==> flow/design.v (excerpt) <==
module compl_mul(
   input logic clk_i, 
   input logic srst_i,
   input logic signed [17:0]data_a_i_i,   
   input logic signed [17:0]data_a_q_i,   
   input logic signed [17:0]data_b_i_i,   
   input logic signed [17:0]data_b_q_i,   
   output  logic signed  [36:0]data_i_o,    
   output  logic signed [36:0]data_q_o     
   );
Size: ~6500 cells after synthesis, roughly 74 flip-flops, about 150 I/O pins, ~0.053 mm2 of cells after synthesis.
clock: 9.57 ns
lec_check: 0
abc_area: 1
cap_margin: 20
core_margin: 2
core_utilization: 54
cts_cluster_diameter: 385
cts_cluster_size: 99
slew_margin: 20
run.sh (not shown) runs the stock make flow with config.mk's settings and CLKGATE_MAP_FILE=.
The starting point completed with no timing, DRC or antenna violations.
Edit:
ABC_AREA = default   (was 1)
CORE_UTILIZATION = 70   (was 54)
CTS_CLUSTER_DIAMETER = default   (was 385)
CTS_CLUSTER_SIZE = 37   (was 99)
clock period = 7.28 ns   (was 9.57 ns; I/O delays follow)
=> This time the run ran to the end with violations: negative setup slack. Die size drops by 26%. Count of clock-buffer cells in the layout climbs by 1. Final area climbs by 15%. Area after synthesis drops by 4.4%. Routed wire length climbs by 30%.

========
v24:
Starting RTL as in the previous note.
clock: 12.4 ns
lec_check: 0
cap_margin: 20
cell_pad_in_sites_detail_placement: 0
cell_pad_in_sites_global_placement: 0
core_margin: 10
core_utilization: 49
cts_cluster_diameter: 161
gpl_timing_driven: 0
place_density_lb_addon: 0.29
setup_slack_margin: 0.58
slew_margin: 20
Input-level comparison between v54 and v24:
Settings: PLACE_DENSITY now 0.81, previously not set; CORE_ASPECT_RATIO now 0.87, previously not set; PLACE_DENSITY_LB_ADDON no longer set, was 0.29; CELL_PAD_IN_SITES_DETAIL_PLACEMENT now 1, was 0; CORE_UTILIZATION now 65, was 49; CELL_PAD_IN_SITES_GLOBAL_PLACEMENT now 3, was 0; GPL_ROUTABILITY_DRIVEN now 1, previously not set; MIN_ROUTING_LAYER now met2, previously not set; CTS_CLUSTER_DIAMETER now 69, was 161; GPL_TIMING_DRIVEN now 1, was 0; SETUP_SLACK_MARGIN now -0.91, was 0.58.
### Flow results
Relative to v24, standard cell core area decreased by 26,000 µm² in v54. The flow ended early for v54: it failed with a tool error in 3_1_place_gp_skip_io. The total die area in v24 is 1.3 times that in v54. v54 and v24 ended up with nearly the same post-synthesis area per instance. As far as async set or reset register ratio after synthesis goes, v54 and v24 are indistinguishable; the numbers are identical. Diff v24 -> v54: cell total in the yosys stat output held steady; post-synthesis cell area held steady; effective utilization at floorplan grew by 16 points. Measured against each other, v54 and v24 differ in number of placement rows, the higher figure coming from v24. Taking v24 as 1.0, v54 lands at 0.821 on vertical die dimension. Horizontal die size down about 6.5% in v54 wrt v24.
#### Input delta (v21 over v54)
Settings: GPL_ROUTABILITY_DRIVEN no longer set, was 1; CORE_MARGIN now 2, was 10; PLACE_DENSITY no longer set, was 0.81; CELL_PAD_IN_SITES_GLOBAL_PLACEMENT no longer set, was 3; CORE_ASPECT_RATIO no longer set, was 0.87; CTS_CLUSTER_SIZE now 37, previously not set; GPL_TIMING_DRIVEN no longer set, was 1; CELL_PAD_IN_SITES_DETAIL_PLACEMENT no longer set, was 1; CTS_CLUSTER_DIAMETER no longer set, was 69; CORE_UTILIZATION now 70, was 65; SETUP_SLACK_MARGIN no longer set, was -0.91; MIN_ROUTING_LAYER no longer set, was met2; MAX_ROUTING_LAYER now met4, previously not set; the clock period (ns, I/O delays scaled along) now 8.0, was 12.4.
## What came out
v21 against v54: fraction of the mapped netlist area in compound gates has remained practically unchanged, horizontal extent of the die lower. Vertical die dimension went down by a few percent going from v54 to v21. Between v21 and v54, the fraction of synthesized cell area in xor and xnor cells figures differ only marginally. In v21 the implementation completed, yet the final layout does not meet the checks, the culprit being setup timing.
Inputs modified between v21 and v36:
Settings: SETUP_SLACK_MARGIN now 1.81, previously not set; the clock period (ns, I/O delays scaled along) now 7.28, was 8.0.
Each of v21 and v36 falls short of a clean finish.
In v36 the implementation ran to completion but is not tape-out ready, as the final checks report setup timing.
Looking at area added between synthesis and finish, v36 sits 5.7 points above v21.
Worst setup slack: v36 < v21
v36 -> v21: clock-buffer cell count delta 0, exact match
v36: final-layout fill cell count about 28% below v21

========
compl_mul again, from the RTL that the note above started with.
clock: 12.4 ns
lec_check: 0
cap_margin: 20
cell_pad_in_sites_detail_placement: 1
cell_pad_in_sites_global_placement: 0
core_margin: 10
core_utilization: 49
cts_cluster_diameter: 66
gpl_routability_driven: 0
gpl_timing_driven: 1
place_density: 0.81
slew_margin: 20
The starting point reached the layout checks and failed them: setup timing.
Change:
- CELL_PAD_IN_SITES_DETAIL_PLACEMENT: 1 -> default
- CELL_PAD_IN_SITES_GLOBAL_PLACEMENT: 0 -> default
- CORE_MARGIN: 10 -> 2
- CORE_UTILIZATION: 49 -> 66
- CTS_CLUSTER_DIAMETER: 66 -> default
- GPL_ROUTABILITY_DRIVEN: 0 -> default
- GPL_TIMING_DRIVEN: 1 -> default
- PLACE_DENSITY: 0.81 -> default
- SETUP_SLACK_MARGIN: default -> 2.84
- clock period: 12.4 -> 11.1 ns (I/O delays scaled with it)
Effect: Now the flow completed without violations. Worst setup slack is better by 2400 ps. Core utilization rose by 28 points. Wire length fell by 32%. Design area rose by 13%.
Change:
- CORE_UTILIZATION: 66 -> 40
- SETUP_SLACK_MARGIN: 2.84 -> default
- clock period: 11.1 -> 16.0 ns (I/O delays scaled with it)
After rerunning:
- The new run ran to the end with no violations
- wire length falls by 30%
- non-clock buffer count falls by 348
- final cell count rises by 4.0%
- first-iteration DRC count falls by about 60%
Change:
- ABC_AREA: default -> 0
- CELL_PAD_IN_SITES_GLOBAL_PLACEMENT: default -> 1
- CORE_ASPECT_RATIO: default -> 1.73
- CORE_UTILIZATION: 40 -> 60
- CTS_CLUSTER_DIAMETER: default -> 95
- CTS_CLUSTER_SIZE: default -> 97
- SLEW_MARGIN: 20 -> 15
- TNS_END_PERCENT: default -> 20
Effect: The new run went through all stages and came out clean; fmax climbs slightly; synthesized area stays the same; sequential share of layout area barely changes; routed wire length climbs by a little under a tenth.
Change:
- CORE_ASPECT_RATIO: 1.73 -> 1.27
- CORE_UTILIZATION: 60 -> 50
- CTS_CLUSTER_DIAMETER: 95 -> 75
- CTS_CLUSTER_SIZE: 97 -> 31
- SLEW_MARGIN: 15 -> 20
Outcome: The changed run produced a clean layout. Maximum frequency grows by about 0.8%. Die size grows by 20%. Cell count grows by 4.3%. Core utilization shrinks by 10 points. Hold slack got worse by 45 ps.

========
build 60:
Starting RTL as in the previous note.
clock: 11.9 ns
lec_check: 0
abc_area: 1
cap_margin: 40
core_aspect_ratio: 0.98
core_margin: 2
core_utilization: 39
max_routing_layer: met4
min_routing_layer: met2
slew_margin: 20
tns_end_percent: 90
The inputs of build 49 differ from those of build 60 as listed below.
- ABC_AREA no longer set, was 1
- CTS_CLUSTER_SIZE now 37, previously not set
- CORE_UTILIZATION now 72, was 39
- CORE_ASPECT_RATIO no longer set, was 0.98
- PLACE_DENSITY now 0.67, previously not set
- CAP_MARGIN now 30, was 40
- MIN_ROUTING_LAYER no longer set, was met2
- TNS_END_PERCENT no longer set, was 90
- the clock period (ns, I/O delays scaled along) now 8.0, was 11.9
--- outcome ---
Post-synthesis cell area: higher on build 60
Row floorplan utilization: build 49 higher / build 60 lower
Looking at chip area, build 49 sits 48% below build 60.
Number of buffers on the longest clock path essentially unchanged between build 60 and build 49.
Higher area of the core among build 49 and build 60: build 60
Summary across build 49 and build 60: the single failing run is build 49.
Build 49 did not make it past global routing (5_1_grt), where a tool error ended it.
In the tables for build 49 and build 60, number of placed instances, taps included reads lower with build 49.
Build 49: number of instances resized during post-cts repair is 679 higher than what build 60 reported.
Compared build 49 vs build 60, and chip area line of the yosys report is down in build 49.
What build 60 reported for x dimension of the die has to be multiplied by 0.72 to get the figure for build 49.
## Diff of input files: build 84 against build 49
- ABC_AREA newly set to 1
- CAP_MARGIN changed from 30 to 20
- MAX_ROUTING_LAYER removed (was met4)
- CORE_UTILIZATION changed from 72 to 44
- CTS_CLUSTER_SIZE removed (was 37)
- PLACE_DENSITY removed (was 0.67)
- the clock period (ns, I/O delays scaled along) changed from 8.0 to 9.57
Results
Build 84: no failed stages, no open violations at the end. In the summary table, build 49 is marked failed, with error ODB-0269 raised in global routing (5_1_grt). Diff build 49 -> build 84: aoi/oai-family share of the synthesized area now larger, area reported by Yosys stat now larger, die area now larger, number of distinct library cell variants in the gate-level netlist after synthesis now smaller, area after synthesis now larger.
For build 31, these inputs were changed with respect to build 84:
- CTS_CLUSTER_SIZE newly set to 99
- CORE_UTILIZATION changed from 44 to 62
- PLACE_DENSITY newly set to 0.38
- SETUP_SLACK_MARGIN newly set to -0.83
- CTS_CLUSTER_DIAMETER newly set to 385
Results
Build 31 -> build 84: count of distinct cell types in the synthesized netlist delta 0, exact match. On via count of the first global-routing pass, build 84 tracks build 31 almost exactly. Cell area (lower): build 31. Delta (build 31 minus build 84): met3 capacity usage during global routing rose by 3.2 points; total of clock buffers placed in the layout fell by 2.

========
run 1:
The RTL this note starts from:
==> flow/design.v <==
`timescale 1ns / 1ps
module compl_mul(
   input logic clk_i, 
   input logic srst_i,
   input logic signed [17:0]data_a_i_i,   
   input logic signed [17:0]data_a_q_i,   
   input logic signed [17:0]data_b_i_i,   
   input logic signed [17:0]data_b_q_i,   
   output  logic signed  [36:0]data_i_o,    
   output  logic signed [36:0]data_q_o     
   );
   logic signed [35:0] prod_ii, prod_iq, prod_qi, prod_qq;
   assign prod_ii = data_a_i_i * data_b_i_i;
   assign prod_qq = data_a_q_i * data_b_q_i;
   assign prod_iq = data_a_i_i * data_b_q_i;
   assign prod_qi = data_a_q_i * data_b_i_i;
   always_ff@(posedge clk_i) begin
       if(srst_i)begin
           data_i_o<=0;
           data_q_o<=0;
       end
       else begin
           data_i_o<=prod_ii-prod_qq;
           data_q_o<=prod_iq+prod_qi;
       end
   end
endmodule
clock: 8.79 ns
lec_check: 0
cap_margin: 20
cell_pad_in_sites_detail_placement: 0
cell_pad_in_sites_global_placement: 0
core_margin: 2
core_utilization: 57
cts_cluster_diameter: 194
gpl_timing_driven: 1
place_density_lb_addon: 0.29
setup_slack_margin: 0.58
slew_margin: 20
Run 1 did not stop at any stage, and its layout met the timing, DRC and antenna checks.
Input changes introduced in run 2 (baseline for comparison: run 1):
Settings: CORE_UTILIZATION: 57 -> 65; GPL_TIMING_DRIVEN: 1 -> 0; PLACE_DENSITY_LB_ADDON: 0.29 -> unset; the clock period (ns, I/O delays scaled along): 8.79 -> 9.89.
Results
Depth of the CTS H-tree: run 2 vs run 1 identical
Higher clock buffer count in the final layout among run 1 and run 2: run 1
Comparing run 1 and run 2, the lower worst setup slack was measured on run 1.
[run 2] routed wire length rose about 20% relative to run 1
Density: run 2 sparser than run 1

========
RTL: the design.v shown in full above, as it stands there.
Settings: LEC_CHECK=0, CAP_MARGIN=0, CORE_MARGIN=2, CORE_UTILIZATION=72, MAX_ROUTING_LAYER=met4, SLEW_MARGIN=20; clock period 7.97 ns.
The baseline stopped in 5_1_grt.
==> next run, changes <==
CAP_MARGIN = 35   (was 0)
What happened:
- The changed run died in 5_1_grt with ODB-0269
- die size does not change
- area after synthesis does not change
- synthesized cell count is unchanged
==> next run, changes <==
ABC_AREA = 1   (was default)
CAP_MARGIN = 10   (was 35)
CORE_UTILIZATION = 40   (was 72)
MAX_ROUTING_LAYER = default   (was met4)
clock period = 16.0 ns   (was 7.97 ns; I/O delays follow)
After rerunning: This time the run finished clean. Synthesized area climbs by about 4.6%. Die area climbs by 87%. Synthesized cell count climbs by 20%.
==> next run, changes <==
ABC_AREA = default   (was 1)
CAP_MARGIN = 40   (was 10)
CELL_PAD_IN_SITES_DETAIL_PLACEMENT = 2   (was default)
CORE_ASPECT_RATIO = 0.63   (was default)
CORE_MARGIN = 8   (was 2)
CORE_UTILIZATION = 47   (was 40)
CTS_CLUSTER_SIZE = 59   (was default)
GPL_ROUTABILITY_DRIVEN = 0   (was default)
GPL_TIMING_DRIVEN = 1   (was default)
MAX_ROUTING_LAYER = met4   (was default)
MIN_ROUTING_LAYER = met2   (was default)
PLACE_DENSITY_LB_ADDON = 0.13   (was default)
SETUP_SLACK_MARGIN = 3.98   (was default)
Outcome: The new run ended with an error in 5_1_grt, error GRT-0116; area after synthesis goes down by 4.4%; die size goes down by 12%; synthesized cell count goes down by 17%.
==> next run, changes <==
ABC_AREA = 0   (was default)
CAP_MARGIN = 20   (was 40)
CELL_PAD_IN_SITES_DETAIL_PLACEMENT = default   (was 2)
CELL_PAD_IN_SITES_GLOBAL_PLACEMENT = 1   (was default)
CORE_ASPECT_RATIO = 1.27   (was 0.63)
CORE_MARGIN = 2   (was 8)
CORE_UTILIZATION = 60   (was 47)
CTS_CLUSTER_DIAMETER = 377   (was default)
CTS_CLUSTER_SIZE = 97   (was 59)
GPL_ROUTABILITY_DRIVEN = default   (was 0)
GPL_TIMING_DRIVEN = default   (was 1)
MAX_ROUTING_LAYER = default   (was met4)
MIN_ROUTING_LAYER = default   (was met2)
PLACE_DENSITY_LB_ADDON = default   (was 0.13)
SETUP_SLACK_MARGIN = default   (was 3.98)
TNS_END_PERCENT = 20   (was default)
Effect:
- With this change the flow ran to the end with no violations
- die size drops by 27%
- area after synthesis does not change
- synthesized cell count is unchanged
==> next run, changes <==
ABC_AREA = default   (was 0)
CELL_PAD_IN_SITES_GLOBAL_PLACEMENT = default   (was 1)
CORE_ASPECT_RATIO = default   (was 1.27)
CORE_UTILIZATION = 66   (was 60)
CTS_CLUSTER_DIAMETER = default   (was 377)
CTS_CLUSTER_SIZE = default   (was 97)
TNS_END_PERCENT = default   (was 20)
clock period = 8.0 ns   (was 16.0 ns; I/O delays follow)
After rerunning: The changed run completed and failed the layout checks on negative setup slack. Critical path depth goes down by 1. Utilization goes up by 19 points. Die size goes down by a little under a tenth. Clock-buffer cell count goes up by 1. Sequential share of layout area goes down by 0.40 points. Worst setup slack got worse by 5.0 ns.

========
Starts from the design.v that is shown in full above.
clock: 6.55 ns
lec_check: 0
cap_margin: 20
core_aspect_ratio: 0.7
core_margin: 2
core_utilization: 72
cts_cluster_diameter: 347
cts_cluster_size: 92
place_density: 0.39
setup_slack_margin: 0.88
slew_margin: 20
tns_end_percent: 10
The first run ran to the end with violations: setup timing.
Rerun with:
Settings changed: CORE_ASPECT_RATIO 0.7 to unset, CORE_UTILIZATION 72 to 25, CTS_CLUSTER_DIAMETER 347 to unset, CTS_CLUSTER_SIZE 92 to unset, PLACE_DENSITY 0.39 to unset, SETUP_SLACK_MARGIN 0.88 to unset, TNS_END_PERCENT 10 to unset.
Clock period 6.55 ns to 11.8 ns, I/O delays scaled along.
The new run finished with timing, DRC and antenna clean.
Global-route usage shrinks by 29 points.
Setup slack gets better by 2.4 ns.
Via count shrinks by 12%.
Non-clock buffer count shrinks by 581.
Hold slack gets better by 1.1 ns.
Wire length shrinks by 9.6%.
Cell area shrinks by 9.2%.

========
// compl_mul: RTL as listed in full above, without the edits since
clock: 13.3 ns
lec_check: 0
cap_margin: 20
cell_pad_in_sites_detail_placement: 0
cell_pad_in_sites_global_placement: 3
core_margin: 2
core_utilization: 42
cts_cluster_diameter: 194
cts_cluster_size: 73
gpl_timing_driven: 0
place_density_lb_addon: 0.29
slew_margin: 20
tns_end_percent: 25
The first run passed the timing, DRC and antenna checks.
Edit:
- CELL_PAD_IN_SITES_GLOBAL_PLACEMENT: 3 -> 1
- CORE_ASPECT_RATIO: default -> 0.5
- CORE_MARGIN: 2 -> 6
- CORE_UTILIZATION: 42 -> 56
- GPL_TIMING_DRIVEN: 0 -> 1
What happened:
- The changed run finished clean
- global-route usage falls by 8.3 points
- via count falls by about 7%
- worst setup slack is better by 0.70 ns
- first-iteration DRC count falls by 13%
Edit:
- CELL_PAD_IN_SITES_DETAIL_PLACEMENT: 0 -> default
- CELL_PAD_IN_SITES_GLOBAL_PLACEMENT: 1 -> default
- CORE_ASPECT_RATIO: 0.5 -> default
- CORE_MARGIN: 6 -> 2
- CORE_UTILIZATION: 56 -> 40
- CTS_CLUSTER_DIAMETER: 194 -> default
- CTS_CLUSTER_SIZE: 73 -> default
- GPL_TIMING_DRIVEN: 1 -> default
- PLACE_DENSITY_LB_ADDON: 0.29 -> default
- TNS_END_PERCENT: 25 -> default
- clock period: 13.3 -> 11.8 ns (I/O delays scaled with it)
The changed run finished with timing, DRC and antenna clean.
Design area came out higher by 1.1%.
Count of clock-buffer cells in the layout came out lower by 1.
Worst hold slack gets worse by 0.35 ns.
Via count came out lower by 3.7%.
Cell count came out higher by 7.1%.
Synthesized cell count does not change.
Flip-flop count stays the same.
First-iteration DRC count came out lower by 35%.
Wire length came out lower by 11%.
Edit:
- CAP_MARGIN: 20 -> 40
- CORE_UTILIZATION: 40 -> 69
- CTS_CLUSTER_DIAMETER: default -> 375
- clock period: 11.8 -> 7.97 ns (I/O delays scaled with it)
=> With this change the flow reached the layout checks and failed them: negative setup slack. Routed wire length went up by well over a third. Setup slack loses 1.8 ns. Global-route usage is higher by 26 points. Hold slack loses 0.78 ns. Critical path depth increases by 1. Non-clock buffer count came out higher by 773. Final area grows by about a fifth. Area after synthesis is unchanged.
